**flow/config.mk**
```make
export PLATFORM = sky130hd
export DESIGN_NAME = k580vm80a
export DESIGN_NICKNAME = k580vm80a
export VERILOG_FILES = /design/flow/design.v
export SDC_FILE = /design/flow/constraint.sdc
export NUM_CORES = 4
export LEC_CHECK = 0
export CAP_MARGIN = 30
export CELL_PAD_IN_SITES_DETAIL_PLACEMENT = 2
export CORE_MARGIN = 8
export CORE_UTILIZATION = 70
export CTS_CLUSTER_DIAMETER = 65
export GPL_TIMING_DRIVEN = 0
export MIN_ROUTING_LAYER = met1
export PLACE_DENSITY_LB_ADDON = 0.14
export SETUP_SLACK_MARGIN = 0.01
export SLEW_MARGIN = 20
export TNS_END_PERCENT = 100
```
**flow/constraint.sdc**
```tcl
create_clock -name core_clock -period 5.62 [get_ports {pin_clk}]
set_input_delay 1.1240 -clock core_clock [delete_from_list [all_inputs] [get_ports {pin_clk}]]
set_output_delay 1.1240 -clock core_clock [all_outputs]
set_load 0.01 [all_outputs]
```
**flow/design.v**
```verilog
`timescale 1ns / 1ns
module k580vm80a
(
   input         pin_clk,        
   input         pin_f1,         
   input         pin_f2,         
   input         pin_reset,      
   output [15:0] pin_a,          
   output  [7:0] pin_dout,       
   input   [7:0] pin_din,        
   output        pin_aena,       
   output        pin_dena,       
   input         pin_hold,      
   output        pin_hlda,      
   input         pin_ready,     
   output        pin_wait,      
   input         pin_int,       
   output        pin_inte,      
   output        pin_sync,      
   output        pin_dbin,      
   output        pin_wr_n
);
wire  [7:0]    d;
reg   [7:0]    db, di;
reg   [15:0]   a;
wire           clk, f1, f2;
reg            abufena, db_ena, db_stb, dbin_pin, dbinf2;
reg            reset;
wire           ready;
wire           dbin_ext;
reg            t851, t404, t382, t383, t712, t735, t773;
reg            hold, hlda_pin;
wire           hlda, h889;
reg            wr_n, t1124, t1011, sync;
wire           ready_int;
reg   [15:0]   r16_pc, r16_hl, r16_de, r16_bc, r16_sp, r16_wz, mxo;
wire  [15:0]   mxi;
wire           mxr0, mxr1, mxr2, mxr3, mxr4, mxr5;
wire           mxwh, mxwl, mxrh, mxrl, mxw16, mxwadr;
wire           dec16, inc16, iad16;
reg            xchg_dh, xchg_tt, t3144;
wire           t1460, t1467, t1513, t1514, t1519;
wire           sy_inta, sy_wo_n, sy_hlta, sy_out, sy_m1, sy_inp, sy_memr;
reg            sy_stack;
wire           thalt, twt2;
reg            t1, t2, tw, t3, t4, t5;
reg            t1f1, t2f1, twf1, t3f1, t4f1, t5f1;
reg            m1, m2, m3, m4, m5;
reg            m1f1, m2f1, m3f1, m4f1, m5f1;
wire           start, ms0, ms1, m836, m839, m871;
reg            eom, t789, t887, t953, t976, t980;
reg            intr, inta, inte, mstart, minta;
wire           irq;
reg   [7:0]    i;
reg            i25, i14, i03;
wire           imx, acc_sel;
wire           id_op, id_io, id_in, id_popsw, id_pupsw,
               id_nop, id_lxi, id_inx, id_inr, id_dcr, id_idr, id_mvi, id_dad,
               id_dcx, id_opa, id_idm, id_hlt, id_mov, id_opm, id_pop, id_rst,
               id_cxx, id_jxx, id_rxx, id_ret, id_jmp, id_opi, id_out, id_11x,
               id_rlc, id_rxc, id_rar, id_sha, id_daa, id_cma, id_stc, id_cmc,
               id_add, id_adc, id_sub, id_sbb, id_ana, id_xra, id_ora, id_cmp,
               id_lsax, id_mvim, id_shld, id_lhld, id_mvmr, id_mvrm, id_push,
               id_xthl, id_sphl, id_pchl, id_xchg, id_call, id_eidi, id_stlda;
wire           id80, id81, id82, id83, id84, id85, id86, id00, id01,
               id02, id03, id04, id05, id06, id07, id08, id09, id10;
wire           goto, jmpflag;
reg            jmptake, tree0, tree1, tree2;
reg            t2806, t2817, t2819, t3047, t2998, t3363, t3403, t3335, t3361;
reg   [7:0]    xr, r, acc;
wire  [7:0]    x, s, c;
wire           cl, ch, daa, daa_6x, daa_x6;
wire           a398;
reg            a327, a357, a358;
wire           alu_xout, alu_xwr, alu_xrd, alu_ald, alu_awr, alu_ard,
               alu_rld, alu_r00, alu_rwr, alu_srd, alu_zrd, alu_frd;
reg            psw_z, psw_s, psw_p, psw_c, psw_ac, tmp_c;
reg            t2222, t1375, t1497, t1698, t1668, t1780, t1993, t1994;
reg            psw_ld, psw_wr, t2046, t2133, t2175;
assign clk        = pin_clk;
assign f1         = pin_f1;
assign f2         = pin_f2;
assign pin_a      = a;
assign pin_aena   = abufena;
assign pin_dout   = db;
assign pin_dena   = db_ena;
assign dbin_ext = dbinf2;
assign d[7]    = ~reset & ~alu_zrd &
               ( dbin_ext & di[7]
               | mxrl & mxo[7]
               | mxrh & mxo[15]
               | t1f1 & sy_memr
               | alu_xrd & xr[7]
               | alu_ard & acc[7]
               | alu_frd & psw_s
               | alu_srd & s[7] );
assign d[6]    = ~reset & ~alu_zrd &
               ( dbin_ext & di[6]
               | mxrl & mxo[6]
               | mxrh & mxo[14]
               | t1f1 & sy_inp
               | alu_xrd & xr[6]
               | alu_ard & acc[6]
               | alu_frd & psw_z
               | alu_srd & s[6] );
assign d[5]    = ~reset & ~alu_zrd &
               ( dbin_ext & di[5]
               | mxrl & mxo[5]
               | mxrh & mxo[13]
               | t1f1 & sy_m1
               | alu_xrd & xr[5]
               | alu_ard & acc[5]
               | alu_frd & 1'b0
               | alu_srd & s[5] );
assign d[4]    = ~reset & ~alu_zrd &
               ( dbin_ext & di[4]
               | mxrl & mxo[4]
               | mxrh & mxo[12]
               | t1f1 & sy_out
               | alu_xrd & xr[4]
               | alu_ard & acc[4]
               | alu_frd & psw_ac
               | alu_srd & s[4] );
assign d[3]    = ~reset & ~alu_zrd &
               ( dbin_ext & di[3]
               | mxrl & mxo[3]
               | mxrh & mxo[11]
               | t1f1 & sy_hlta
               | alu_xrd & xr[3]
               | alu_ard & acc[3]
               | alu_frd & 1'b0
               | alu_srd & s[3] );
assign d[2]    = ~reset & ~alu_zrd &
               ( dbin_ext & di[2]
               | mxrl & mxo[2]
               | mxrh & mxo[10]
               | t1f1 & sy_stack
               | alu_xrd & xr[2]
               | alu_ard & acc[2]
               | alu_frd & psw_p
               | alu_srd & s[2] );
assign d[1]    = ~reset & ~alu_zrd &
               ( dbin_ext & di[1]
               | mxrl & mxo[1]
               | mxrh & mxo[9]
               | t1f1 & sy_wo_n
               | alu_xrd & xr[1]
               | alu_ard & acc[1]
               | alu_frd & 1'b1
               | alu_srd & s[1] );
assign d[0]    = ~reset & ~alu_zrd &
               ( dbin_ext & di[0]
               | mxrl & mxo[0]
               | mxrh & mxo[8]
               | t1f1 & sy_inta
               | alu_xrd & xr[0]
               | alu_ard & acc[0]
               | alu_frd & psw_c
               | alu_srd & s[0] );
always @(posedge clk)
begin
   if (f2 & db_stb) db <= d;
   if (f2) abufena <=  (~twt2 | ~thalt) & ~hlda_pin;
   if (f1) db_stb <= t1 | (~sy_wo_n & t2);
   if (f1) t851 <= t1 | (~sy_wo_n & (t2 | tw | t3));
   if (f2) db_ena <= ~reset & t851;
end
always @(posedge clk)
begin
   if (f1) t404  <= pin_reset;
   if (f2) reset <= t404;
end
assign pin_hlda = hlda_pin;
assign hlda = hold & (t773 | (t3 & sy_wo_n) | (~m1 & sy_hlta) | t735);
assign h889 = t2f1 | twf1;
always @(posedge clk)
begin
   if (f1)  t712 <= ~sy_wo_n & t3;
   if (f2)  t735 <= t712;
   if (~f2) t382 <= pin_hold;
   if (f2)  t383 <= ((~t382 & hold) | t383);  
   if (~f2) t383 <= 1'b0;
   if (f2)  t773 <= hlda_pin;
   if (f1)  hlda_pin <= hlda;
end
always @(posedge clk)
begin
   if (reset)
      hold <= 1'b0;
   else
      if (f2)
         begin
            if (t382)
               begin
                  if (~sy_inta & h889) hold <= 1'b1;
               end
            else
               hold <= 1'b0;
         end
end
assign pin_dbin   = dbin_pin;
assign pin_wr_n   = wr_n;
assign pin_sync   = sync;
always @(posedge clk)
begin
   dbinf2 <= (f2 | dbin_pin) & ((t1124 & (m1f1 | ~sy_hlta)) | dbinf2);
   if (dbin_pin) di <= pin_din;
   if (f2) dbin_pin <= t1124 & (m1f1 | ~sy_hlta);
   if (f2) sync <= ~ready_int & t1011;
   if (f1) t1011 <= t1 & ~reset;
   if (f1) t1124 <= (t2 | tw) & sy_wo_n;
   if (f1) wr_n <= ~(t3 | tw) | ready_int | sy_wo_n;
end
assign ready_int = (m4 | m5) & id_dad;
assign ready = ready_int | pin_ready;
assign pin_wait = twf1;
assign      t1467    = tree1 | (id04 & t4f1 & ~id_xthl);
assign      t1519    = tree2 | (id00 & t4f1 & ~id_xthl);
assign      mxi      = inc16 ? (a + 16'h0001)
                     : dec16 ? (a - 16'h0001)
                     : a;
assign      inc16    = iad16 & ~dec16;
assign      dec16    = iad16 & id05 & (t4f1 | t5f1 | m4f1 | m5f1);
assign      iad16    = ~(id00 & (t4f1 | t5f1)) & (~minta | m5 | t3144);
assign      mxw16    = t3403;
assign      mxwadr   = t3363 | (t4f1 & ~id_dad & ~id_hlt);
assign      t1513    = (t4f1 & id07) | t3335;
assign      t1514    = (t4f1 & id08) | t3361;
assign      mxrh     = t2998 | (id08 & t4f1 & ~i03);
assign      mxrl     = t3047 | (id08 & t4f1 & i03);
assign      mxwh     = t2817 | (t2806 & ~i03);
assign      mxwl     = t2819 | (t2806 & i03);
assign      mxr0     = tree0;
assign      mxr1     =  xchg_dh & (((t1513 | t1514) & (~i14 & i25)) | t1519)
                     | ~xchg_dh & (t1513 | t1514) & (i14 & ~i25);
assign      mxr2     =  xchg_dh & (t1513 | t1514) & (i14 & ~i25)
                     | ~xchg_dh & (((t1513 | t1514) & (~i14 & i25)) | t1519);
assign      mxr3     = (t1513 | t1514) & (~i14 & ~i25);
assign      mxr4     = t1467 | (t1513 & i14 & i25);
assign      mxr5     = ~(t1467 | t1513 | t1514 | t1519 | mxr0);
always @ (posedge clk)
begin
      if (f1) t3144 <= t4 | t5 | (m4 & ~id02);
      xchg_tt <= id_xchg & t2;
      xchg_dh <= ~reset & ((xchg_tt & ~(id_xchg & t2)) ? ~xchg_dh : xchg_dh);
end
always @ (*)
case ({mxr0, mxr1, mxr2, mxr3, mxr4, mxr5})
   6'b100000:  mxo = r16_pc;
   6'b010000:  mxo = r16_hl;
   6'b001000:  mxo = r16_de;
   6'b000100:  mxo = r16_bc;
   6'b000010:  mxo = r16_sp;
   6'b000001:  mxo = r16_wz;
   default:    mxo = 16'h0000;
endcase
always @ (posedge clk)
if (f2)
begin
   if (mxwadr) a <= mxo;
   if (mxw16)
      begin
         if (mxr0) r16_pc <= mxi;
         if (mxr1) r16_hl <= mxi;
         if (mxr2) r16_de <= mxi;
         if (mxr3) r16_bc <= mxi;
         if (mxr4) r16_sp <= mxi;
         if (mxr5) r16_wz <= mxi;
      end
   else
      begin
         if (mxwl)
            begin
               if (mxr0) r16_pc[7:0] <= d;
               if (mxr1) r16_hl[7:0] <= d;
               if (mxr2) r16_de[7:0] <= d;
               if (mxr3) r16_bc[7:0] <= d;
               if (mxr4) r16_sp[7:0] <= d;
               if (mxr5) r16_wz[7:0] <= d;
            end
         if (mxwh)
            begin
               if (mxr0) r16_pc[15:8] <= d;
               if (mxr1) r16_hl[15:8] <= d;
               if (mxr2) r16_de[15:8] <= d;
               if (mxr3) r16_bc[15:8] <= d;
               if (mxr4) r16_sp[15:8] <= d;
               if (mxr5) r16_wz[15:8] <= d;
            end
      end
end
assign sy_hlta = id_hlt;
assign sy_m1   = m1;
assign sy_inp  = m5 & id_in;
assign sy_out  = m5 & id_out;
assign sy_inta = inta;
assign sy_memr = sy_wo_n & ~sy_inp & ~minta;
assign sy_wo_n  = m1 | m2 | m3 | (((m4 & ~id86) | (m5 & ~id85)) & ~ready_int);
always @(posedge clk)
begin
   if (f1)
      begin
         sy_stack <= (t1 & t1460)
                   | (t3 & m3 & id_cxx & ~jmptake)
                   | (t5 & m1 & id_rxx & ~jmptake);
      end
end
assign twt2    = (t2f1 | twf1) & ~start;
assign thalt   = ~m1 & sy_hlta;
always @(posedge clk)
begin
   if (f1)
      begin
         t1f1 <= t1 & ~reset;  
         t2f1 <= t2;
         twf1 <= tw;
         t3f1 <= t3;
         t4f1 <= t4;
         t5f1 <= t5;
      end
   if (f2)
      begin
         t1 <= start;
         t2 <= ~start & t1f1;
         tw <= ~start & (t2f1 | twf1) & (~ready | thalt);
         t3 <= ~start & (t2f1 | twf1) &  ready & ~thalt;
         t4 <= ~start & t3f1 & ms0 & ~ms1;
         t5 <= ~start & t4f1 & ms0 & ~ms1;
      end
end
assign m836 = m1f1 & id82;
assign m839 = ~t976 | ~sy_hlta;
assign m871 = t789 | id81;
assign start = ~m839
             | t953
             | (eom & ~(hold & t887))
             | (f2 & ((~t382 & hold) | t383) & ~(twf1 | t3f1 | t4f1 | t5f1));
assign ms0 = ~reset & m839 & ~(sy_stack & ~t1f1) & ~(eom & ~m836);
assign ms1 = ~reset & m839 & ~(sy_stack & ~t1f1) & ~(m871 & ~m836) & eom;
always @(posedge clk)
begin
   if (f1)
      begin
         t789 <= (id84 & m3) | (id83 & ~id_mvim & m4) | m5;
         t887 <= hold;
         t953 <= reset;
         t976 <= t980 & m4;
         eom <= t5
              | t4 & m1 & id80
              | t3 & m2
              | t3 & m3
              | t3 & m4
              | t3 & m5 & ~id_xthl;
      end
   if (f2)
      begin
         t980 <= sy_inta;
      end
end
always @(posedge clk)
begin
   if (f1)
      begin
         m1f1 <= m1;
         m2f1 <= m2;
         m3f1 <= m3;
         m4f1 <= m4;
         m5f1 <= m5;
      end
   if (f2)
      begin
         m1 <= (~ms0 & ~ms1) | (~ms1 & m1f1);
         m2 <= (~ms0 | ~ms1) & ((ms0 & m2f1) | (ms1 & m1f1));
         m3 <= (ms0 & m3f1) | (ms1 & m2f1);
         m4 <= (ms0 & m4f1) | (ms1 & m3f1) | (ms0 & ms1);
         m5 <= (ms0 & m5f1) | (ms1 & m4f1);
      end
end
assign irq = intr & inte & ~reset & ~hold;
assign pin_inte = inte;
always @(posedge clk)
begin
   if (f2) intr <= pin_int;
   if (f2) mstart <= ~ms0 & ~ms1;
   if (sy_inta) minta <= 1;
   if (f1 & t1 & m1) minta <= 0;
end
always @(posedge clk or posedge reset)
begin
   if (reset)
      begin
         inta <= 0;
         inte <= 0;
      end
   else
      begin
         if (f1)
            begin
               if (irq & ((tw & sy_hlta) | (mstart & ~id_eidi))) inta <= 1;
               if (~intr | id_eidi | (t5 & id_rst)) inta <= 0;
            end
         if (f2)
            begin
               if (t1f1 & id_eidi) inte <= i[3];
               if (t1f1 & sy_inta) inte <= 0;
            end
      end
end
function cmp
(
   input [7:0] i,
   input [7:0] c,
   input [7:0] m
);
   cmp = &(~(i ^ c) | m);
endfunction
assign imx     = ~(id_op | (id_mov & t4));
assign acc_sel = imx ? (i[5:3] == 3'b111) : (i[2:0] == 3'b111);
assign jmpflag =    (psw_c &  i14 & ~i25)     
                  | (psw_p & ~i14 &  i25)     
                  | (psw_z & ~i14 & ~i25)     
                  | (psw_s &  i14 &  i25);    
always @(posedge clk)
begin
   if (~f2 & (reset | (m1 & t3))) i <= pin_din;
   if (f1)
      begin
         i25 <= imx ? i[5] : i[2];
         i14 <= imx ? i[4] : i[1];
         i03 <= imx ? i[3] : i[0];
      end
end
assign goto    = id_rst | id_jmp | id_call | (jmptake & (id_cxx | id_jxx));
assign t1460   = (t1 & ( (m2 & id00)
                      | (m3 & id00)
                      | (m4 & (id01 | id04))
                      | (m5 & (id01 | id04)))
               | t2 & ( (m2 & id00)
                      | (m4 & id01)
                      | (m5 & id01))
               | t3 & ( (m4 & (id04 | id_sphl)))
               | t5 & ( (m1 & (id04 | id_sphl)))) & ~(~jmptake & id_cxx & t5);
always @(posedge clk)
begin
   if (f2 & t4f1)
      begin
         jmptake <= i03 ? jmpflag : ~jmpflag;
      end
   if (f1)
      begin
         tree0 <= t1 & ( (m1 & ~goto)
                       | (m2 & ~id_xthl)
                       | (m3 & ~id_xthl)
                       | (m4 & id02))
                | t2 & (  m1
                       | (m2 & ~id_xthl)
                       | (m3 & ~id_xthl)
                       | (m4 & (id02 | id_rst | id_cxx | id_call))
                       | (m5 & (id_rst | id_cxx | id_call)))
                | t3 & ( (m4 & (id_ret | id_rxx))
                       | (m5 & (id_ret | id_rxx)))
                | t5 & id_pchl;
         tree1 <= t1460;
         tree2 <= t1 & ( (m4 & (id_mov | id_idr | id_op))
                       | (m5 & id08))
                | t2 & ( (m4 & (id_shld | id00 | id_dad))
                       | (m5 & (id_shld | id00 | id_dad)))
                | t3 & ( (m4 & (id_lhld | id_dad))
                       | (m5 & (id_lhld | id_dad)))
                | t5 & m5;
         t2806 <= id08 & ((t3 & m4) | (t5 & m1));
         t2817 <= reset | (t3 & (m1 | m3 | (m4 & id_io) | (m5 & id06)));
         t2819 <= reset | (t3 & (m2 | (m4 & id06) | (m5 & id_rst)));
         t3047 <= m4 & (t1 | t2) & id_dad
                | t2 & ((m4 & id_shld) | (m5 & id03));
         t2998 <= (t1 | t2) & m5 & id_dad
                | t2 & ((m5 & id_shld) | (m4 & id03));
         t3403 <= t2 & ( (m1 | m2)
                       | (m3 & ~id_xthl)
                       | ((m4 | m5) & ~id_dad & ~id09))
                | t3 & m4 & id09
                | t5 & (m5 | (m1 & ~id08));
         t3363 <= t1 & (m1 | m2 | m3 | ((m4 | m5) & ~id_hlt & ~id_dad));
         t3335 <= id07 & ((t1 & (m4 | m5)) | (t3 & (m2 | m3)) | t5);
         t3361 <= t1 & m4 & id_lsax
                | t2 & id10 & ~sy_wo_n
                | t3 & id10 & sy_wo_n & (m4 | m5)
                | t5 & id08 & m1;
      end
end
assign id_nop     = cmp(i, 8'b00xxx000, 8'b00111000);
assign id_lxi     = cmp(i, 8'b00xx0001, 8'b00110000);
assign id_lsax    = cmp(i, 8'b000xx010, 8'b00011000);
assign id_inx     = cmp(i, 8'b00xx0011, 8'b00110000);
assign id_inr     = cmp(i, 8'b00xxx100, 8'b00111000);
assign id_dcr     = cmp(i, 8'b00xxx101, 8'b00111000);
assign id_idr     = cmp(i, 8'b00xxx10x, 8'b00111001);
assign id_mvi     = cmp(i, 8'b00xxx110, 8'b00111000);
assign id_dad     = cmp(i, 8'b00xx1001, 8'b00110000);
assign id_dcx     = cmp(i, 8'b00xx1011, 8'b00110000);
assign id_opa     = cmp(i, 8'b00xxx111, 8'b00111000);
assign id_idm     = cmp(i, 8'b0011010x, 8'b00000001);
assign id_stlda   = cmp(i, 8'b0011x010, 8'b00001000);
assign id_mvim    = cmp(i, 8'b00110110, 8'b00000000);
assign id_shld    = cmp(i, 8'b00100010, 8'b00000000);
assign id_lhld    = cmp(i, 8'b00101010, 8'b00000000);
assign id_mvmr    = cmp(i, 8'b01110xxx, 8'b00000111) & ~id_hlt;
assign id_mvrm    = cmp(i, 8'b01xxx110, 8'b00111000) & ~id_hlt;
assign id_hlt     = cmp(i, 8'b01110110, 8'b00000000);
assign id_mov     = cmp(i, 8'b01xxxxxx, 8'b00111111);
assign id_op      = cmp(i, 8'b10xxxxxx, 8'b00111111);
assign id_opm     = cmp(i, 8'b10xxx110, 8'b00111000);
assign id_pop     = cmp(i, 8'b11xx0001, 8'b00110000);
assign id_push    = cmp(i, 8'b11xx0101, 8'b00110000);
assign id_rst     = cmp(i, 8'b11xxx111, 8'b00111000);
assign id_xthl    = cmp(i, 8'b11100011, 8'b00000000);
assign id_sphl    = cmp(i, 8'b11111001, 8'b00000000);
assign id_pchl    = cmp(i, 8'b11101001, 8'b00000000);
assign id_xchg    = cmp(i, 8'b11101011, 8'b00000000);
assign id_cxx     = cmp(i, 8'b11xxx100, 8'b00111000);
assign id_jxx     = cmp(i, 8'b11xxx010, 8'b00111000);
assign id_rxx     = cmp(i, 8'b11xxx000, 8'b00111000);
assign id_ret     = cmp(i, 8'b110x1001, 8'b00010000);
assign id_call    = cmp(i, 8'b11xx1101, 8'b00110000);
assign id_eidi    = cmp(i, 8'b1111x011, 8'b00001000);
assign id_jmp     = cmp(i, 8'b1100x011, 8'b00001000);
assign id_io      = cmp(i, 8'b1101x011, 8'b00001000);
assign id_opi     = cmp(i, 8'b11xxx110, 8'b00111000);
assign id_in      = cmp(i, 8'b11011011, 8'b00000000);
assign id_popsw   = cmp(i, 8'b11110001, 8'b00000000);
assign id_out     = cmp(i, 8'b11010011, 8'b00000000);
assign id_11x     = cmp(i, 8'b11xxxxxx, 8'b00111111);
assign id_pupsw   = cmp(i, 8'b11110101, 8'b00000000);
assign id_rxc     = ~i[5] & i[3] & id_opa;
assign id_sha     = ~i[5]        & id_opa;
assign id_rlc     = (i[5:3] == 3'b000) & id_opa;
assign id_rar     = (i[5:3] == 3'b011) & id_opa;
assign id_daa     = (i[5:3] == 3'b100) & id_opa;
assign id_cma     = (i[5:3] == 3'b101) & id_opa;
assign id_stc     = (i[5:3] == 3'b110) & id_opa;
assign id_cmc     = (i[5:3] == 3'b111) & id_opa;
assign id_add     = (i[5:3] == 3'b000) & (id_op | id_opi);
assign id_adc     = (i[5:3] == 3'b001) & (id_op | id_opi);
assign id_sub     = (i[5:3] == 3'b010) & (id_op | id_opi);
assign id_sbb     = (i[5:3] == 3'b011) & (id_op | id_opi);
assign id_ana     = (i[5:3] == 3'b100) & (id_op | id_opi);
assign id_xra     = (i[5:3] == 3'b101) & (id_op | id_opi);
assign id_ora     = (i[5:3] == 3'b110) & (id_op | id_opi);
assign id_cmp     = (i[5:3] == 3'b111) & (id_op | id_opi);
assign id80       = id_lxi  | id_pop   | id_opm  | id_idm  | id_dad
                  | id_xthl | id_xchg  | id_jxx  | id_ret  | id_eidi
                  | id_nop  | id_stlda | id_mvmr | id_mvrm | id_hlt
                  | id_opa  | id_mvim  | id_jmp  | id_io   | id_opi
                  | id_mvi  | id_lsax  | id_lhld | id_shld | id_op;
assign id81       = id_dcx  | id_inx   | id_sphl | id_pchl | id_xchg
                  | id_eidi | id_nop   | id_opa  | id_op   | id_mov
                  | (id_idr & ~id82);
assign id82       = id_pop  | id_push  | id_opm  | id_idm  | id_dad
                  | id_rst  | id_ret   | id_rxx  | id_mvrm | id_mvmr
                  | id_hlt  | id_mvim  | id_io   | id_opi  | id_mvi
                  | id_lsax;
assign id83       = id_opm  | id_stlda | id_mvmr | id_mvrm | id_opi
                  | id_mvi  | id_lsax;
assign id84       = id_lxi  | id_jxx   | id_jmp;
assign id85       = id_push | id_idm   | id_rst  | id_xthl | id_cxx
                  | id_call | id_mvim  | id_shld | (id_io & ~i[3]);
assign id86       = id_push | id_rst   | id_xthl | id_cxx  | id_call
                  | id_mvmr | id_shld  | (~i[3] & (id_lsax | id_stlda));
assign id00       = id_xthl   | id_pchl  | id_sphl;
assign id01       = id_pop    | id_rxx   | id_ret;
assign id02       = id_mvi    | id_opi   | id_io;
assign id03       = id_rst    | id_push  | id_xthl | id_cxx  | id_call;
assign id04       = id_rst    | id_push  | id_xthl | id_cxx  | id_call;
assign id05       = id_rst    | id_push  | id_xthl | id_cxx  | id_call | id_dcx;
assign id06       = id_pop    | id_rxx   | id_ret  | id_dad  | id_lhld | id_io;
assign id07       = id_dcx    | id_inx   | id_lxi  | id_dad;
assign id08       = id_mov    | id_mvi   | id_idr  | id_op;
assign id09       = id_rst    | id_push  | id_xthl | id_cxx  | id_call | id_shld;
assign id10       = id_pop    | id_push  | id_mvrm | id_mvi;
assign alu_xwr  =  (a327 | t4f1 & (id_rst | id_out | ~id_11x));
assign alu_xout = ~(id_sub | id_sbb | id_cmp | id_cma);
assign alu_xrd  = t1698 | a358;
assign x = alu_xout ? xr : ~xr;
assign alu_ald = t2222 & ( id_adc | id_add | id_daa | id_xra | id_sbb
                         | id_sub | id_ana | id_ora | id_sha | id_cma);
assign alu_ard = t1375 | a398;
assign alu_awr = t1497 | a357;
assign alu_r00 = id_dcr & t4f1;
assign alu_srd = t1668;
assign alu_rwr = t1780;
assign alu_rld = t4f1 & (id_sha | id_op | id_opi);
assign daa = id_daa & t4f1;
assign daa_x6 = (acc[3] & (acc[2] | acc[1])) | psw_ac;
assign daa_6x = ((acc[3] & (acc[2] | acc[1])) & acc[4] & acc[7])
              | (acc[7] & (acc[6] | acc[5])) | tmp_c;
assign s  = {7'b0000000, id_rlc & c[7]}
          | ((id_rxc | id_ora | id_ana | id_xra) ? 8'h00 : (x + r + cl))
          | (id_rxc  ? {ch, r[7:1]} : 8'h00)
          | (id_ora  ? (x | r) : 8'h00)
          | (id_ana  ? (x & r) : 8'h00)
          | (id_xra  ? (x ^ r) : 8'h00);
assign cl = tmp_c & ~id_daa & ~id_rlc & ~id_ora & ~id_xra & ~id_rxc;
assign ch = tmp_c & id_rar | r[0] & ~id_rar;
assign c[0] = (r[0] & x[0]) | (cl & (r[0] | x[0]));
assign c[1] = (r[1] & x[1]) | (c[0] & (r[1] | x[1]));
assign c[2] = (r[2] & x[2]) | (c[1] & (r[2] | x[2]));
assign c[3] = (r[3] & x[3]) | (c[2] & (r[3] | x[3]));
assign c[4] = (r[4] & x[4]) | (c[3] & (r[4] | x[4]));
assign c[5] = (r[5] & x[5]) | (c[4] & (r[5] | x[5]));
assign c[6] = (r[6] & x[6]) | (c[5] & (r[6] | x[6]));
assign c[7] = (r[7] & x[7]) | (c[6] & (r[7] | x[7]));
assign alu_frd = t2046;  
assign alu_zrd = m1f1 & t3f1;
assign a398 = t1993 & ((t1994 & id08) | id_opa | id_stlda | id_lsax | id_io);
always @(posedge clk)
begin
   if (f1)
      begin
         t1375 <= t2 & m4 & id_pupsw;
         t1497 <= t3 & m5 & id_popsw;
         t1698 <= t5 & m1 & ~id_inr & ~id_dcr
                | t3 & m5 & id_rst;
         t1668 <= t2 & m5 & (id_inr | id_dcr)
                | t3 & m5 & id_dad
                | t3 & m4 & id_dad
                | t5 & m1 & (id_inr | id_dcr);
         t1780 <= t3 & m1
                | t1 & (m4 | m5) & id_dad;
         t2222 <= (t2 & m1) | (t1 & m5);
         a327  <= t3 & m4 & ~(id_dad | id_out | id_rst)
                | t2 & (m4 | m5) & id_dad;
         a357  <= t3 & m5 & (id_io | id_mvim) & sy_wo_n
                | t3 & m4 & (id_stlda | id_lsax | id_mvmr) & sy_wo_n
                | acc_sel & id08 & (t5 & m1 | t3 & m4);
         a358  <= t2 &  ~sy_wo_n & (id_io | id_mvim | id_stlda | id_lsax | id_mvmr);
         psw_ld   <= t3 & m4 & id_popsw;
         psw_wr   <= t2 & m1 & (id_opi | id_inr | id_dcr | id_daa | id_op);
         t2046    <= t2 & m5 & id_pupsw;   
         t1993    <= t4 & m1;
         t1994    <= acc_sel;
         t2133    <= ~id_rxc & c[7];
         t2175    <= t3 & m1
                   | t2 & m5 & id_dad;
      end
end
always @(posedge clk)
begin
   if (f2)
      begin
         if (alu_xwr) xr <= id_rst ? (i & 8'b00111000) : d;
         if (alu_awr) acc <= d;
         if (alu_ald) acc <= s;
         if (alu_rld) r <= acc;
         if (alu_rwr) r <= d;
         if (alu_r00) r <= 8'hff;
         if (daa)
            begin
               r[1] <= daa_x6;
               r[2] <= daa_x6;
               r[5] <= daa_6x;
               r[6] <= daa_6x;
            end
         if (psw_ld)
            begin
               psw_c  <= d[0];  
               psw_p  <= d[2];
               psw_ac <= d[4];
               psw_z  <= d[6];
               psw_s  <= d[7];
            end
         if (psw_wr)
            begin
               psw_p  <= ~(^s);
               psw_ac <= (c[3] & ~id_xra & ~id_ora & ~id_rxc) | (id_ana & (x[3] | r[3]));
               psw_z  <= ~(|s);
               psw_s  <= s[7];
            end
         if (t2222)
            begin
               if (id_xra | id_stc | id_ora | id_ana | id_cmc)
                  psw_c <= ~tmp_c;
               if (id_cmp | id_sbb | id_sub)
                  psw_c <= ~(t2133 | id_rxc & x[0]);
               if (id_dad | id_sha | id_adc | id_add)
                  psw_c <= t2133 | id_rxc & x[0];
            end
         if (daa & daa_6x)
                  psw_c <= 1'b1;
         if (t2175)
            tmp_c <= psw_c;
         if (t4f1)
            begin
               if (id_sbb)
                  tmp_c <= ~psw_c;
               if (id_inr | id_ora | id_xra | id_ana | id_cmp | id_sub)
                  tmp_c <= 1'b1;
               if (id_dad | id_cma | id_dcr | id_add | id_stc)
                  tmp_c <= 1'b0;
            end
      end
end
endmodule
```
**flow/run.sh**
```bash
#!/bin/bash
# the make line also repeats each setting of config.mk as NAME=value (left out here)
make -C /OpenROAD-flow-scripts/flow DESIGN_CONFIG=/design/flow/config.mk WORK_HOME=/design/flow/orfs CLKGATE_MAP_FILE= finish
```
==> reports/results.env, run 1 <==
SYNTH.AREA.MUX_SHARE_PCT=1.251
FLOORPLAN.DIE.HEIGHT_UM=157.9
PORT_BUFFERS=46
YS_WARN_COUNT=1
FLOORPLAN.NETS=1357
INITIAL_UTILIZATION_PCT=70.58
YS_CHIP_AREA_UM2=14100
YS_ASYNC_SR_FRACTION_PCT=0.7905
COREAREA_UM2=19970
YS_TOP_CELLS_BY_COUNT='245 x sky130_fd_sc_hd__edfxtp_1, 141 x sky130_fd_sc_hd__nand2_1, 107 x sky130_fd_sc_hd__nor2_1'
FLOW.STOPPED_AT='3_5_place_dp'
SYNTH-EDFF-COUNT=245
DESIGN.DIE.AREA_UM2=24940
SYNTH_TOP_AREA_SHARE_PCT=52.19
FF_TYPE='sky130_fd_sc_hd__edfxtp_1'
SYNTH.CELLMIX.SIMPLESHARE_PCT=15.97
SYN_INST=1319
NETLIST_LOGIC_FAMILY_TOP='AND-OR/OR-AND gates'
SYNTH.CELLMIX.COMPOUNDSHARE_PCT=21.65
SYNTH_FLOPS=253
DIE_W_UM=157.9
SYNTH_DOMINANT_CELL_COUNT='sky130_fd_sc_hd__edfxtp_1'
NETLIST_AREA_UM2=14100
SYNTH.AVG_CELL_AREA_UM2=10.69
SYNTH.YOSYS.NUM_CELLS=1319
PLACEMENTROWS=52
FIRSTERROR='[ERROR DPL-0033] detailed placement checks failed during check placement.'
IO-PIN-COUNT=47
NETLIST-CELL-TYPE-COUNT=99
SHARE_OF_SYNTHESIZED_AREA_OCCUPIED_BY_FLIP_FLOPS_AND_LATCHES_PCT=53.39
RUN_STATUS='stopped before the end'
YS_SH_XOR_PCT=1.802
SYNTH_AREA_LEADER_CELL='sky130_fd_sc_hd__edfxtp_1'
GP_ROUTABILITY_CONGESTION=1.018
YOSYS.AREA_SHARE.ADDER_PCT=2.148
SYNTH.TOP_CELLS.BY_AREA='sky130_fd_sc_hd__edfxtp_1 52%, sky130_fd_sc_hd__nand2_1 3.8%, sky130_fd_sc_hd__a21oi_1 2.9%'
per-stage QoR:
stage	setup WS, ps	std cells
global placement	-762.7	1635
floorplan	697.9	1319
==> inputs of run 2 (changes only) <==
CAP_MARGIN = 20   (was 30)
CELL_PAD_IN_SITES_DETAIL_PLACEMENT = not set   (was 2)
CORE_MARGIN = 2   (was 8)
CORE_UTILIZATION = 66   (was 70)
CTS_CLUSTER_DIAMETER = not set   (was 65)
GPL_TIMING_DRIVEN = not set   (was 0)
MIN_ROUTING_LAYER = not set   (was met1)
PLACE_DENSITY_LB_ADDON = not set   (was 0.14)
SETUP_SLACK_MARGIN = not set   (was 0.01)
TNS_END_PERCENT = not set   (was 100)
clock period = 4.57 ns   (was 5.62 ns; I/O delays follow)
==> reports/results.env, run 2 <==
CRITICAL_PATH_ORIGIN='i[2]'
YS_SH_XOR_PCT=1.802
PORT_BUFFERS=46
YOSYS.AREA_SHARE.ADDER_PCT=2.148
COMBGATEAREA_UM2=6155
MET1WIRELENGTH_UM=17050
TIMING_MAX_TRANSITION_VIOLATIONS_FINAL=0
CRITICAL_PATH_PEAK_FANOUT=5
SEQ_AREA_UM2=7527
CLK-INSERTION-DELAY-LATE_PS=560
YS_TOP_CELLS_BY_COUNT='245 x sky130_fd_sc_hd__edfxtp_1, 141 x sky130_fd_sc_hd__nand2_1, 107 x sky130_fd_sc_hd__nor2_1'
SHARE_SEQ_OF_TOTAL_POWER_PCT=45.9
WORST_SETUP_HOLD_PATH_CLK_SLEW_PS=60
IR_WORST_VDD_uV=372.3
VIAS_IN_THE_FIRST_GLOBAL_ROUTE=11760
FF_TYPE='sky130_fd_sc_hd__edfxtp_1'
SYNTH.CELLMIX.COMPOUNDSHARE_PCT=21.65
FINAL.MIN_CLOCK_PERIOD_PS=4387
POWER.COMBINATIONAL.FRACTION_PCT=18.8
RUN_STATUS='no timing/DRC/antenna violations'
KIND_OF_END_POINT_OF_THE_CRITICAL_PATH='flop'
POWER_COMBINATIONAL_mW=1.20
SEQUENTIALPOWER_mW=2.92
ANTENNADIODECOUNT=0
SYNTH_DOMINANT_CELL_COUNT='sky130_fd_sc_hd__edfxtp_1'
ACHIEVABLE-FREQUENCY_GHz=0.2280
TIMING_HOLD_VIOLATIONS_FINAL=0
DRT_WL_TOTAL_UM=48160
P_INT_mW=4.547
YS_WARN_COUNT=1
GP_ROUTABILITY_CONGESTION=1.008
NUM-NETS-FINAL=1447
CTS_TREE='built'
AREAL_POWER_DENSITY_OVER_THE_CELLS_nW_PER_UM2=391.6
SYNTH.AREA.MUX_SHARE_PCT=1.251
FLOORPLAN.NETS=1357
WORSTSETUPPATHTYPE='flop to flop'
CLOCK_NET_SINK_COUNT=253
NETLIST-CELL-TYPE-COUNT=99
WL_PER_CELL_UM=28.26
R2R-END='r[1]'
WORSTPATHCELLLIST='nor3b_2, buf_4, a311o_1, o311ai_1, nor2_1, nand2_1, inv_1, fa_2, inv_1, fa_1, a222oi_1, buf_4, o21ai_0, a21oi_1, o211ai_1, a221oi_2, buf_4, o21ai_0'
NUM-FILL-CELLS=1357
SW_FRAC_OF_TOTAL_PCT=28.55
REPORT.POWER.TOTAL_mW=6.364
DESIGN.DIE.AREA_UM2=22550
CRITICAL_PATH.TOP_DELAY_FAMILY='AND-OR/OR-AND gates'
WORST-R2R-SETUP-SLACK_PS=180
LARGEST_NET_DEGREE_AT_THE_START_OF_GLOBAL_ROUTING=35
HP-CLASS='flop to async pin'
PRECTSSETUPSLACK_PS=-153.4
SYN_INST=1319
FRACTION_OF_THE_CYCLE_THE_FINAL_WORST_PATH_NEEDS_PCT=95.99
FIN_WS_PS=183.3
DRT_ITER0_MARKERS=2139
IO-PIN-COUNT=47
CRIT_PATH_REQUIRED_TIME_PS=4850
DETAILED_PLACE_HPWL_UM=34520
PATH_BUFFERS=5
DIE_W_UM=150.2
LARGESTPOWERGROUP='sequential cells'
ANTENNA_FOUND_INITIAL=0
DRT_PRE_ANTENNA_ITERS=8
POWER.STATIC_LEAKAGE_nW=5.890
TIMING.CRITICAL_PATH.TO='r[1]'
AREA.GROWTH.SYNTH_TO_FINAL_PCT=15.27
GRT_REMAINING_OVERFLOW=0
CTS-HTREE-LEVELS=1
SYNTH-EDFF-COUNT=245
SETUP_TNS_PS=0
R2R-START='i[2]'
WIRE_LENGTH_OF_THE_FIRST_GLOBAL_ROUTING_PASS_UM=71420
P_SWITCHING_mW=1.817
SYNTH.AVG_CELL_AREA_UM2=10.69
SYNTH_AREA_LEADER_CELL='sky130_fd_sc_hd__edfxtp_1'
YS_ASYNC_SR_FRACTION_PCT=0.7905
INITIAL_UTILIZATION_PCT=67.06
SHARE_OF_SYNTHESIZED_AREA_OCCUPIED_BY_FLIP_FLOPS_AND_LATCHES_PCT=53.39
TRITONCTS.NUM_BUFFERS=26
SYNTH_FLOPS=253
SYNTH.YOSYS.NUM_CELLS=1319
SHARE_CLK_OF_TOTAL_POWER_PCT=35.3
COREAREA_UM2=21020
NUM_VIAS=12530
MET2_WIRELENGTH_UM=20670
DETAIL-ROUTE-ANTENNA-NETS=0
CRITPATHARRIVALTIME_PS=4670
POWER.CLOCK.TOTAL_mW=2.25
CLOCK_TREE.BUFFER_DEPTH=3
YS_CHIP_AREA_UM2=14100
GRT.TOTAL_USAGE_PCT=42.93
TOTAL_NUMBER_OF_WARNINGS_ACROSS_THE_STAGE_LOGS=37
ROUTE.TOP_LAYER_USED='met4'
STARTPOINT_TYPE='flop'
FINAL.SETUP_SKEW_PS=26.65
SYNTH.CELLMIX.SIMPLESHARE_PCT=15.97
NETLIST_AREA_UM2=14100
DETAIL_ROUTE.DRC_VIOLATIONS=0
SETUP_VIOL=0
SETUP_REPAIR_AFTER_GLOBAL_ROUTING_MISSED_ITS_MARGIN='no'
WORSTSETUPPATHDEPTH=18
FINAL_CORE_UTILIZATION_PCT=77.30
CLOCKROOTBUFFER='sky130_fd_sc_hd__clkbuf_16'
WORST_PATH_LARGEST_CELL_DELAY_PS=440
SYNTH.TOP_CELLS.BY_AREA='sky130_fd_sc_hd__edfxtp_1 52%, sky130_fd_sc_hd__nand2_1 3.8%, sky130_fd_sc_hd__a21oi_1 2.9%'
PLACEMENTROWS=53
SYNTH_TOP_AREA_SHARE_PCT=52.19
CRITPATHMOSTFREQUENTCELL='sky130_fd_sc_hd__buf_4'
DRV.MAX_CAP_VIOLATION_COUNT=0
MAXSLEWHEADROOM_PCT=27.91
VIA_CELL_RATIO=7.355
NETLIST_LOGIC_FAMILY_TOP='AND-OR/OR-AND gates'
CRIT_PATH_TOP_DELAY_CELL='sky130_fd_sc_hd__edfxtp_1'
ROUTE.MET3.WL_UM=7593
MAX_SLEW.WORST_PIN.SLEW_PS=1077
RR_WORST_DEPTH=18
CTS-HOLD-FIX-BUFFERS=0
FLOORPLAN.DIE.HEIGHT_UM=150.2
==> run 2: metal layers <==
layer	GRT usage, %	up-vias
li1	-	5292
met4	20.24	0
met5	0	-
met3	12.85	254
met1	59.12	5820
met2	62.92	1167
==> run 2: what timing repair did <==
item | 4_1_cts | 5_1_grt
buffers inserted | 0 | 0
pin swaps | 0 | 2
setup endpoints to repair | 25 | 94
gates resized | 5 | 24
==> run 2: through the flow <==
| stage | std cells | cell area, um^2 | hold slack, ps |
|---|---|---|---|
| 4_1_cts | 1704 | 16160 | 424.5 |
| 3_3_place_gp | 1656 | 15240 | 405.6 |
| 3_5_place_dp | 1656 | 15240 | 406.7 |
| 5_1_grt | 1704 | 16250 | 434.5 |
| 6_report | 1704 | 16250 | 427.9 |
| 2_1_floorplan | 1319 | 14110 | 271.0 |
==> run 2: layout make-up <==
class	instances	area share, %
Tap cell	275	2.118
Inverter	54	1.247
Clock buffer	35	4.458
Sequential cell	253	46.32
Clock inverter	13	1.063
Multi-Input combinational cell	940	37.88
Timing Repair Buffer	134	6.915
==> inputs of run 3 (changes only) <==
clock period = 6.68 ns   (was 4.57 ns; I/O delays follow)
==> reports/results.env, run 3 <==
WL_PER_CELL_UM=28.13
KIND_OF_END_POINT_OF_THE_CRITICAL_PATH='flop'
FINAL.SETUP_SKEW_PS=27.17
TIMING_MAX_TRANSITION_VIOLATIONS_FINAL=0
SETUP_VIOL=0
CTS-HTREE-LEVELS=1
CRITICAL_PATH_PEAK_FANOUT=19
WORST_SETUP_HOLD_PATH_CLK_SLEW_PS=60
VIA_CELL_RATIO=7.516
GP_ROUTABILITY_CONGESTION=1.031
NUM-NETS-FINAL=1383
FLOORPLAN.DIE.HEIGHT_UM=150.2
WORSTSETUPPATHTYPE='flop to flop'
ROUTE.MET3.WL_UM=7475
P_INT_mW=2.943
SYNTH_DOMINANT_CELL_COUNT='sky130_fd_sc_hd__edfxtp_1'
COREAREA_UM2=21020
FIN_WS_PS=767.7
VIAS_IN_THE_FIRST_GLOBAL_ROUTE=11290
CRIT_PATH_TOP_DELAY_CELL='sky130_fd_sc_hd__edfxtp_1'
STARTPOINT_TYPE='flop'
YS_CHIP_AREA_UM2=14100
MET1WIRELENGTH_UM=16760
DESIGN.DIE.AREA_UM2=22550
SYNTH.YOSYS.NUM_CELLS=1319
LARGEST_NET_DEGREE_AT_THE_START_OF_GLOBAL_ROUTING=60
YS_WARN_COUNT=1
R2R-START='i[7]'
SHARE_OF_SYNTHESIZED_AREA_OCCUPIED_BY_FLIP_FLOPS_AND_LATCHES_PCT=53.39
CRITICAL_PATH.TOP_DELAY_FAMILY='AND-OR/OR-AND gates'
SHARE_CLK_OF_TOTAL_POWER_PCT=34.3
YS_SH_XOR_PCT=1.802
SYNTH.CELLMIX.SIMPLESHARE_PCT=15.97
DRT_PRE_ANTENNA_ITERS=6
POST_CTS_RESIZE_COUNT=0
FLOORPLAN.NETS=1357
YOSYS.AREA_SHARE.ADDER_PCT=2.148
SYNTH.TOP_CELLS.BY_AREA='sky130_fd_sc_hd__edfxtp_1 52%, sky130_fd_sc_hd__nand2_1 3.8%, sky130_fd_sc_hd__a21oi_1 2.9%'
RUN_STATUS='no timing/DRC/antenna violations'
INITIAL_UTILIZATION_PCT=67.06
DETAILED_PLACE_HPWL_UM=32640
CRITICAL_PATH_ORIGIN='i[7]'
IO-PIN-COUNT=47
DIE_W_UM=150.2
MAX_SLEW.WORST_PIN.SLEW_PS=1176
POWER.CLOCK.TOTAL_mW=1.43
AREAL_POWER_DENSITY_OVER_THE_CELLS_nW_PER_UM2=267.2
WIRE_LENGTH_OF_THE_FIRST_GLOBAL_ROUTING_PASS_UM=68630
GRT.TOTAL_USAGE_PCT=40.86
ANTENNA_FOUND_INITIAL=2
SYNTH-EDFF-COUNT=245
PRECTSSETUPSLACK_PS=1005
IR_WORST_VDD_uV=247.9
WORST-R2R-SETUP-SLACK_PS=770
YS_TOP_CELLS_BY_COUNT='245 x sky130_fd_sc_hd__edfxtp_1, 141 x sky130_fd_sc_hd__nand2_1, 107 x sky130_fd_sc_hd__nor2_1'
FF_TYPE='sky130_fd_sc_hd__edfxtp_1'
HP-CLASS='flop to async pin'
SETUP_REPAIR_AFTER_GLOBAL_ROUTING_MISSED_ITS_MARGIN='no'
WORST_PATH_LARGEST_CELL_DELAY_PS=680
MAXSLEWHEADROOM_PCT=21.60
TIMING.CRITICAL_PATH.TO='r16_hl[14]'
POWER.STATIC_LEAKAGE_nW=5.501
LARGESTPOWERGROUP='sequential cells'
DRT_WL_TOTAL_UM=46100
CLOCKROOTBUFFER='sky130_fd_sc_hd__clkbuf_16'
SHARE_SEQ_OF_TOTAL_POWER_PCT=47.8
CLK-INSERTION-DELAY-LATE_PS=560
CLOCK_TREE.BUFFER_DEPTH=3
TRITONCTS.NUM_BUFFERS=26
GRT_REMAINING_OVERFLOW=0
CTS_TREE='built'
CLOCK_NET_SINK_COUNT=253
SYNTH.CELLMIX.COMPOUNDSHARE_PCT=21.65
PATH_BUFFERS=1
R2R-END='r16_hl[14]'
SW_FRAC_OF_TOTAL_PCT=29.33
SEQUENTIALPOWER_mW=1.99
FINAL.HOLD.WORST_SLACK_PS=433.9
YS_ASYNC_SR_FRACTION_PCT=0.7905
PLACEMENTROWS=53
WORSTSETUPPATHDEPTH=15
SYNTH.AREA.MUX_SHARE_PCT=1.251
CRIT_PATH_REQUIRED_TIME_PS=6900
RR_WORST_DEPTH=15
NETLIST-CELL-TYPE-COUNT=99
AREA.GROWTH.SYNTH_TO_FINAL_PCT=10.55
FINAL.MIN_CLOCK_PERIOD_PS=5912
TIMING_HOLD_VIOLATIONS_FINAL=0
SETUP_TNS_PS=0
ACHIEVABLE-FREQUENCY_GHz=0.1691
NETLIST_AREA_UM2=14100
SYNTH_AREA_LEADER_CELL='sky130_fd_sc_hd__edfxtp_1'
DETAIL-ROUTE-ANTENNA-NETS=0
NUM-FILL-CELLS=1469
SYNTH.AVG_CELL_AREA_UM2=10.69
ANTENNADIODECOUNT=0
DETAIL_ROUTE.DRC_VIOLATIONS=0
CTS_SETUP_BUFFERS=0
FRACTION_OF_THE_CYCLE_THE_FINAL_WORST_PATH_NEEDS_PCT=88.51
WORSTPATHCELLLIST='or3b_1, nor3_1, a211oi_1, o21ai_0, fa_1, inv_1, fa_1, a21o_1, a21oi_1, o21ai_0, a221oi_1, nor2_1, a2111oi_4, nand2b_1, mux2i_1'
POWER_COMBINATIONAL_uW=748
CTS-HOLD-FIX-BUFFERS=0
ROUTE.TOP_LAYER_USED='met5'
P_SWITCHING_mW=1.221
SYN_INST=1319
TOTAL_NUMBER_OF_WARNINGS_ACROSS_THE_STAGE_LOGS=36
SYNTH_FLOPS=253
NETLIST_LOGIC_FAMILY_TOP='AND-OR/OR-AND gates'
SYNTH_TOP_AREA_SHARE_PCT=52.19
POWER.COMBINATIONAL.FRACTION_PCT=18.0
DRT_ITER0_MARKERS=2286
DRV.MAX_CAP_VIOLATION_COUNT=0
PORT_BUFFERS=46
NUM_VIAS=12320
MET2_WIRELENGTH_UM=19700
CRITPATHARRIVALTIME_PS=6130
[run 3: area by class of cell]
type                            count  area, um^2  area share, %
Inverter                           54       202.7          1.301
Tap cell                          275       344.1          2.208
Clock inverter                     17       155.1         0.9955
Multi-Input combinational cell    940        6060          38.88
Sequential cell                   253        7527          48.30
Clock buffer                       30       665.6          4.271
Timing Repair Buffer               70       630.6          4.046
[run 3: layer usage]
layer / global-route usage, % / up-vias
met5: 0 / -
met4: 14.48 / 2
met3: 11.70 / 205
met1: 59.01 / 5836
met2: 59.59 / 1107
li1: - / 5168
[run 3: stage by stage]
stage	power, mW	instance area, um^2	std cells	util, %
2_1_floorplan	2.452	14100	1319	-
3_3_place_gp	2.711	14760	1591	70.22
5_1_grt	4.266	15580	1639	74.14
6_report	4.164	15580	1639	74.14
3_5_place_dp	2.724	14760	1591	70.22
4_1_cts	4.117	15580	1638	74.13
==> inputs of run 4 (changes only) <==
ABC_AREA = 0   (was not set)
CAP_MARGIN = 15   (was 20)
CELL_PAD_IN_SITES_DETAIL_PLACEMENT = 2   (was not set)
CORE_UTILIZATION = 65   (was 66)
CTS_CLUSTER_DIAMETER = 40   (was not set)
CTS_CLUSTER_SIZE = 96   (was not set)
MAX_ROUTING_LAYER = met5   (was not set)
MIN_ROUTING_LAYER = met1   (was not set)
PLACE_DENSITY_LB_ADDON = 0.3   (was not set)
SETUP_SLACK_MARGIN = -0.5   (was not set)
clock period = 8.39 ns   (was 6.68 ns; I/O delays follow)
==> reports/results.env, run 4 <==
NETLIST_LOGIC_FAMILY_TOP='AND-OR/OR-AND gates'
DIE_W_UM=151.3
PORT_BUFFERS=46
YOSYS.AREA_SHARE.ADDER_PCT=2.148
SYNTH-EDFF-COUNT=245
SYNTH.AVG_CELL_AREA_UM2=10.69
YS_CHIP_AREA_UM2=14100
SYNTH_FLOPS=253
YS_ASYNC_SR_FRACTION_PCT=0.7905
SYNTH.CELLMIX.SIMPLESHARE_PCT=15.97
SYNTH.AREA.MUX_SHARE_PCT=1.251
FF_TYPE='sky130_fd_sc_hd__edfxtp_1'
SYNTH_TOP_AREA_SHARE_PCT=52.19
FLOW.STOPPED_AT='3_5_place_dp'
SYNTH.YOSYS.NUM_CELLS=1319
PLACEMENTROWS=53
NETLIST_AREA_UM2=14100
YS_SH_XOR_PCT=1.802
RUN_STATUS='stopped before the end'
FIRSTERROR='[ERROR DPL-0033] detailed placement checks failed during check placement.'
SYNTH.CELLMIX.COMPOUNDSHARE_PCT=21.65
SYN_INST=1319
FLOORPLAN.DIE.HEIGHT_UM=151.3
YS_WARN_COUNT=1
SYNTH_AREA_LEADER_CELL='sky130_fd_sc_hd__edfxtp_1'
NETLIST-CELL-TYPE-COUNT=99
SHARE_OF_SYNTHESIZED_AREA_OCCUPIED_BY_FLIP_FLOPS_AND_LATCHES_PCT=53.39
YS_TOP_CELLS_BY_COUNT='245 x sky130_fd_sc_hd__edfxtp_1, 141 x sky130_fd_sc_hd__nand2_1, 107 x sky130_fd_sc_hd__nor2_1'
IO-PIN-COUNT=47
SYNTH_DOMINANT_CELL_COUNT='sky130_fd_sc_hd__edfxtp_1'
INITIAL_UTILIZATION_PCT=66.64
SYNTH.TOP_CELLS.BY_AREA='sky130_fd_sc_hd__edfxtp_1 52%, sky130_fd_sc_hd__nand2_1 3.8%, sky130_fd_sc_hd__a21oi_1 2.9%'
GP_ROUTABILITY_CONGESTION=1.007
DESIGN.DIE.AREA_UM2=22880
FLOORPLAN.NETS=1357
COREAREA_UM2=21150
==> inputs of run 5 (changes only) <==
ABC_AREA = 1   (was 0)
CAP_MARGIN = 35   (was 15)
CELL_PAD_IN_SITES_DETAIL_PLACEMENT = 0   (was 2)
CELL_PAD_IN_SITES_GLOBAL_PLACEMENT = 3   (was not set)
CORE_MARGIN = 9   (was 2)
CORE_UTILIZATION = 25   (was 65)
CTS_CLUSTER_SIZE = 70   (was 96)
GPL_ROUTABILITY_DRIVEN = 0   (was not set)
GPL_TIMING_DRIVEN = 0   (was not set)
MIN_ROUTING_LAYER = not set   (was met1)
PLACE_DENSITY_LB_ADDON = 0.21   (was 0.3)
SETUP_SLACK_MARGIN = 0.71   (was -0.5)
TNS_END_PERCENT = 15   (was not set)
clock period = 8.76 ns   (was 8.39 ns; I/O delays follow)
==> reports/results.env, run 5 <==
SYNTH_TOP_AREA_SHARE_PCT=55.93
SEQUENTIALPOWER_mW=1.51
ANTENNADIODECOUNT=0
CRITICAL_PATH.TOP_DELAY_FAMILY='AND-OR/OR-AND gates'
REPORT.POWER.TOTAL_mW=3.973
PLACEMENTROWS=83
FLOORPLAN.DIE.HEIGHT_UM=247.4
WORST_PATH_LARGEST_CELL_DELAY_PS=520
WL_PER_CELL_UM=23.10
CRIT_PATH_REQUIRED_TIME_PS=8970
WORSTSETUPPATHDEPTH=28
ACHIEVABLE-FREQUENCY_GHz=0.1698
MAX_SLEW.WORST_PIN.SLEW_PS=845.5
CTS-HOLD-FIX-BUFFERS=0
POWER.COMBINATIONAL.FRACTION_PCT=13.5
ROUTE.TOP_LAYER_USED='met4'
PRECTSSETUPSLACK_PS=2819
SYNTH_AREA_LEADER_CELL='sky130_fd_sc_hd__edfxtp_1'
CLOCKROOTBUFFER='sky130_fd_sc_hd__clkbuf_16'
R2R-START='i[7]'
SYNTH-EDFF-COUNT=245
PORT_BUFFERS=46
NUM-NETS-FINAL=1512
DRT_WL_TOTAL_UM=50640
DETAILED_PLACE_HPWL_UM=39590
AREA.GROWTH.SYNTH_TO_FINAL_PCT=23.74
FINAL.MIN_CLOCK_PERIOD_PS=5891
SYNTH.YOSYS.NUM_CELLS=1364
POWER_COMBINATIONAL_uW=535
MET2_WIRELENGTH_UM=24330
SYNTH_FLOPS=253
CRIT_PATH_TOP_DELAY_CELL='sky130_fd_sc_hd__edfxtp_1'
NETLIST_LOGIC_FAMILY_TOP='simple AND/OR/NAND/NOR gates'
R2R-END='r16_de[14]'
NETLIST-CELL-TYPE-COUNT=68
ROUTE.MET3.WL_UM=1966
CLK-INSERTION-DELAY-LATE_PS=570
WIRE_LENGTH_OF_THE_FIRST_GLOBAL_ROUTING_PASS_UM=73630
CLOCK_NET_SINK_COUNT=253
SYNTH.CELLMIX.COMPOUNDSHARE_PCT=12.79
SW_FRAC_OF_TOTAL_PCT=27.76
DRT_ITER0_MARKERS=755
COMBGATEAREA_UM2=4686
SHARE_CLK_OF_TOTAL_POWER_PCT=48.5
IR_WORST_VDD_uV=117.0
INITIAL_UTILIZATION_PCT=25.44
TIMING_MAX_TRANSITION_VIOLATIONS_FINAL=0
SETUP_REPAIR_AFTER_GLOBAL_ROUTING_MISSED_ITS_MARGIN='no'
IO-PIN-COUNT=47
CRITICAL_PATH_PEAK_FANOUT=9
WORST-R2R-SETUP-SLACK_PS=2870
DIE_W_UM=247.4
ANTENNA_FOUND_INITIAL=0
CRITPATHMOSTFREQUENTCELL='sky130_fd_sc_hd__a21oi_1'
GRT_REMAINING_OVERFLOW=0
SYN_INST=1364
DRV.MAX_CAP_VIOLATION_COUNT=0
WORST_SETUP_HOLD_PATH_CLK_SLEW_PS=60
SETUP_VIOL=0
COREAREA_UM2=51720
PATH_BUFFERS=5
POWER.STATIC_LEAKAGE_nW=6.454
DETAIL_ROUTE.DRC_VIOLATIONS=0
TIMING_HOLD_VIOLATIONS_FINAL=0
TRITONCTS.NUM_BUFFERS=47
SYNTH.AREA.MUX_SHARE_PCT=0
STARTPOINT_TYPE='flop'
AREAL_POWER_DENSITY_OVER_THE_CELLS_nW_PER_UM2=244.1
SYNTH.TOP_CELLS.BY_AREA='sky130_fd_sc_hd__edfxtp_1 56%, sky130_fd_sc_hd__nand2_1 7.8%, sky130_fd_sc_hd__inv_1 5.5%'
CLOCK_TREE.BUFFER_DEPTH=3
NETLIST_AREA_UM2=13160
WORSTSETUPPATHTYPE='flop to flop'
FLOORPLAN.NETS=1402
FIN_WS_PS=2869
VIAS_IN_THE_FIRST_GLOBAL_ROUTE=10580
FINAL.SETUP_SKEW_PS=20.77
DRT_PRE_ANTENNA_ITERS=5
HOLD-PATH-ENDPOINT='t735'
YS_SH_XOR_PCT=1.531
TIMING.CRITICAL_PATH.TO='r16_de[14]'
CRITPATHARRIVALTIME_PS=6100
CRITICAL_PATH_ORIGIN='i[7]'
YS_CHIP_AREA_UM2=13160
CTS_SETUP_BUFFERS=0
P_SWITCHING_mW=1.103
RUN_STATUS='no timing/DRC/antenna violations'
FRACTION_OF_THE_CYCLE_THE_FINAL_WORST_PATH_NEEDS_PCT=67.25
YS_TOP_CELLS_BY_COUNT='275 x sky130_fd_sc_hd__nand2_1, 245 x sky130_fd_sc_hd__edfxtp_1, 194 x sky130_fd_sc_hd__inv_1'
NUM-FILL-CELLS=5431
FF_TYPE='sky130_fd_sc_hd__edfxtp_1'
NUM_VIAS=10350
P_INT_mW=2.870
YOSYS.AREA_SHARE.ADDER_PCT=2.302
LARGEST_NET_DEGREE_AT_THE_START_OF_GLOBAL_ROUTING=45
LARGESTPOWERGROUP='clock'
DESIGN.DIE.AREA_UM2=61200
VIA_CELL_RATIO=4.723
SHARE_SEQ_OF_TOTAL_POWER_PCT=38.1
TOTAL_NUMBER_OF_WARNINGS_ACROSS_THE_STAGE_LOGS=34
DETAIL-ROUTE-ANTENNA-NETS=0
SEQ_AREA_UM2=7527
HP-CLASS='flop to flop'
POST_CTS_RESIZE_COUNT=0
MIN_PATH_CELLS=0
SYNTH.AVG_CELL_AREA_UM2=9.645
SETUP_TNS_PS=0
FINAL.HOLD.WORST_SLACK_PS=419.2
FINAL_CELL_AREA_UM2=16280
DPL_CELL_AREA_UM2=14570
SYNTH_DOMINANT_CELL_COUNT='sky130_fd_sc_hd__nand2_1'
POWER.CLOCK.TOTAL_mW=1.93
SHARE_OF_SYNTHESIZED_AREA_OCCUPIED_BY_FLIP_FLOPS_AND_LATCHES_PCT=57.22
GRT.TOTAL_USAGE_PCT=16.50
YS_ASYNC_SR_FRACTION_PCT=0.7905
CTS_TREE='built'
KIND_OF_END_POINT_OF_THE_CRITICAL_PATH='flop'
TIMING.HOLD.WORST.START='t712'
CTS-HTREE-LEVELS=2
MAXSLEWHEADROOM_PCT=43.64
MET1WIRELENGTH_UM=23000
SYNTH.CELLMIX.SIMPLESHARE_PCT=18.97
YS_WARN_COUNT=1
RR_WORST_DEPTH=28
## run 5: layout make-up
class,count,area share (%)
clock inverter,36,2.890
inverter,216,4.988
clock buffer,51,7.448
buffer,25,0.8148
tap,680,5.227
timing repair buffer,61,3.605
multi-input combinational,870,28.79
sequential,253,46.24
## run 5: metal layers
layer,vias to the layer above,GRT usage [%]
met5,-,0
met4,0,5.233
met3,76,2.580
met2,250,27.43
met1,5071,21.74
li1,4956,-
## run 5: stage by stage
step / util [%] / cells
floorplan: - / 1364
finish: 31.48 / 2192
detailed placement: 28.17 / 2101
CTS: 31.42 / 2188
global route: 31.48 / 2192
global placement: 27.97 / 2090
==> inputs of run 6 (changes only) <==
CAP_MARGIN = 20   (was 35)
CELL_PAD_IN_SITES_DETAIL_PLACEMENT = not set   (was 0)
CELL_PAD_IN_SITES_GLOBAL_PLACEMENT = not set   (was 3)
CORE_MARGIN = 2   (was 9)
CORE_UTILIZATION = 66   (was 25)
CTS_CLUSTER_DIAMETER = not set   (was 40)
CTS_CLUSTER_SIZE = 40   (was 70)
GPL_ROUTABILITY_DRIVEN = not set   (was 0)
GPL_TIMING_DRIVEN = not set   (was 0)
MAX_ROUTING_LAYER = not set   (was met5)
PLACE_DENSITY_LB_ADDON = not set   (was 0.21)
SETUP_SLACK_MARGIN = -0.23   (was 0.71)
TNS_END_PERCENT = not set   (was 15)
clock period = 3.6 ns   (was 8.76 ns; I/O delays follow)
==> reports/results.env, run 6 <==
RUN_STATUS='finished with violations'
SO.VIOLATIONS='negative setup slack'
STARTPOINT_TYPE='flop'
YS_CHIP_AREA_UM2=13160
NETLIST_AREA_UM2=13160
P_INT_mW=5.977
YS_WARN_COUNT=1
MAX_SLEW.WORST_PIN.SLEW_PS=1134
WL_PER_CELL_UM=28.37
R2R-END='r16_hl[14]'
NUM-FILL-CELLS=869
TRITONCTS.NUM_BUFFERS=26
DETAIL-ROUTE-ANTENNA-NETS=0
DIE_W_UM=145.2
DETAIL_ROUTE.DRC_VIOLATIONS=0
SYN_INST=1364
R2R-START='i[7]'
FINAL.MIN_CLOCK_PERIOD_PS=4279
DRV.MAX_CAP_VIOLATION_COUNT=0
SETUP_VIOL=133
HP-CLASS='flop to flop'
CRITICAL_PATH.TOP_DELAY_FAMILY='AND-OR/OR-AND gates'
DESIGN.DIE.AREA_UM2=21080
SYNTH_FLOPS=253
SEQUENTIALPOWER_mW=3.71
TIMING_MAX_TRANSITION_VIOLATIONS_FINAL=0
LARGESTPOWERGROUP='sequential cells'
AREAL_POWER_DENSITY_OVER_THE_CELLS_nW_PER_UM2=504.1
SHARE_CLK_OF_TOTAL_POWER_PCT=35.6
SYNTH.TOP_CELLS.BY_AREA='sky130_fd_sc_hd__edfxtp_1 56%, sky130_fd_sc_hd__nand2_1 7.8%, sky130_fd_sc_hd__inv_1 5.5%'
ANTENNADIODECOUNT=0
NUM_VIAS=13470
SHARE_OF_SYNTHESIZED_AREA_OCCUPIED_BY_FLIP_FLOPS_AND_LATCHES_PCT=57.22
IR_WORST_VDD_uV=460.0
POWER.CLOCK.TOTAL_mW=3.05
FF_TYPE='sky130_fd_sc_hd__edfxtp_1'
SYNTH_DOMINANT_CELL_COUNT='sky130_fd_sc_hd__nand2_1'
WORST_SETUP_HOLD_PATH_CLK_SLEW_PS=80
TIMING.HOLD.WORST.START='t404'
NETLIST_LOGIC_FAMILY_TOP='simple AND/OR/NAND/NOR gates'
CLOCK_NET_SINK_COUNT=253
SETUP_TNS_PS=-64710
TIMING.CRITICAL_PATH.TO='r16_hl[14]'
GRT_REMAINING_OVERFLOW=0
POWER_COMBINATIONAL_mW=1.80
DRT_WL_TOTAL_UM=54360
CLOCKROOTBUFFER='sky130_fd_sc_hd__clkbuf_16'
FRACTION_OF_THE_CYCLE_THE_FINAL_WORST_PATH_NEEDS_PCT=118.9
AREA.GROWTH.SYNTH_TO_FINAL_PCT=29.09
CRIT_PATH_REQUIRED_TIME_PS=3860
SYNTH.AREA.MUX_SHARE_PCT=0
SW_FRAC_OF_TOTAL_PCT=30.17
WORST-R2R-SETUP-SLACK_PS=-680
YS_ASYNC_SR_FRACTION_PCT=0.7905
PORT_BUFFERS=46
ANTENNA_FOUND_INITIAL=0
YOSYS.AREA_SHARE.ADDER_PCT=2.302
VIAS_IN_THE_FIRST_GLOBAL_ROUTE=12680
FINAL.SETUP_SKEW_PS=46.63
WORSTSETUPPATHTYPE='flop to flop'
SHARE_SEQ_OF_TOTAL_POWER_PCT=43.4
WORSTSETUPPATHDEPTH=28
POWER.COMBINATIONAL.FRACTION_PCT=21.0
TIMING_HOLD_VIOLATIONS_FINAL=0
SYNTH.AVG_CELL_AREA_UM2=9.645
SYNTH.YOSYS.NUM_CELLS=1364
GP_ROUTABILITY_CONGESTION=1.056
PLACE_INST=1833
COREAREA_UM2=19530
HOLD-PATH-ENDPOINT='reset'
FIN_CELLS=1916
CTS-HOLD-FIX-BUFFERS=0
CTS-HTREE-LEVELS=1
POWER.STATIC_LEAKAGE_nW=7.167
FLOORPLAN.NETS=1402
WIRE_LENGTH_OF_THE_FIRST_GLOBAL_ROUTING_PASS_UM=74690
SYNTH.CELLMIX.COMPOUNDSHARE_PCT=12.79
SETUP_REPAIR_AFTER_GLOBAL_ROUTING_MISSED_ITS_MARGIN='yes'
IO-PIN-COUNT=47
INITIAL_UTILIZATION_PCT=67.37
MAXSLEWHEADROOM_PCT=24.10
KIND_OF_END_POINT_OF_THE_CRITICAL_PATH='flop'
TOTAL_NUMBER_OF_WARNINGS_ACROSS_THE_STAGE_LOGS=38
PLACEMENTROWS=51
SYNTH_AREA_LEADER_CELL='sky130_fd_sc_hd__edfxtp_1'
VIA_CELL_RATIO=7.030
NETLIST-CELL-TYPE-COUNT=68
SYNTH_TOP_AREA_SHARE_PCT=55.93
YS_TOP_CELLS_BY_COUNT='275 x sky130_fd_sc_hd__nand2_1, 245 x sky130_fd_sc_hd__edfxtp_1, 194 x sky130_fd_sc_hd__inv_1'
CRITICAL_PATH_ORIGIN='i[7]'
WORST_PATH_LARGEST_CELL_DELAY_PS=440
CLOCK_TREE.BUFFER_DEPTH=3
CRITPATHMOSTFREQUENTCELL='sky130_fd_sc_hd__inv_2'
LARGEST_NET_DEGREE_AT_THE_START_OF_GLOBAL_ROUTING=31
P_SWITCHING_mW=2.583
CTS_TREE='built'
PATH_BUFFERS=5
DRT_PRE_ANTENNA_ITERS=13
RR_WORST_DEPTH=28
CRITICAL_PATH_PEAK_FANOUT=6
MIN_PATH_CELLS=0
ACHIEVABLE-FREQUENCY_GHz=0.2337
NUM-NETS-FINAL=1669
CRIT_PATH_TOP_DELAY_CELL='sky130_fd_sc_hd__edfxtp_1'
SYNTH-EDFF-COUNT=245
FIN_WS_PS=-678.7
GRT.TOTAL_USAGE_PCT=46.97
CLK-INSERTION-DELAY-LATE_PS=590
FLOORPLAN.DIE.HEIGHT_UM=145.2
CRITPATHARRIVALTIME_PS=4540
DETAILED_PLACE_HPWL_UM=33170
SYNTH.CELLMIX.SIMPLESHARE_PCT=18.97
DRT_ITER0_MARKERS=3063
YS_SH_XOR_PCT=1.531
## run 6: final cells by class
class / instances / area [um^2] / share of cell area (%)
clock buffers: 33 / 716.9 / 4.222
well taps: 265 / 331.6 / 1.953
clock inverters: 15 / 226.5 / 1.334
inverters: 216 / 824.5 / 4.856
multi-input cells: 870 / 5190 / 30.56
repair buffers: 264 / 2165 / 12.75
flip-flops and latches: 253 / 7527 / 44.33
## run 6: layer usage
layer | up-vias | wire, um | global-route usage, %
li1 | 5248 | - | -
met1 | 6034 | 16600 | 58.53
met2 | 1640 | 22940 | 72.33
met3 | 548 | 9245 | 13.36
met4 | 0 | 5570 | 30.59
met5 | - | 0 | 0
## run 6: what timing repair did
action,CTS,global route
pin swaps,16,23
resized,53,86
endpoints found under the hold margin,0,0
buffers inserted,17,22
endpoints found under the setup margin,124,129
## run 6: through the flow
| stage | area (um^2) | power (mW) | util [%] | hold slack [ps] | worst slack (ps) |
|---|---|---|---|---|---|
| after floorplan | 13200 | 4.435 | - | 268.9 | -229.0 |
| after global placement | 15250 | 5.097 | 78.12 | 404.8 | -445.9 |
| after detailed placement | 15250 | 5.158 | 78.12 | 417.0 | -739.7 |
| after CTS | 16490 | 8.135 | 84.44 | 434.5 | -395.3 |
| after global routing | 16980 | 8.680 | 86.97 | 439.9 | -876.1 |
| final | 16980 | 8.560 | 86.97 | 432.8 | -678.7 |
Power figures rest on the tool's default switching activity, not on a simulated workload.
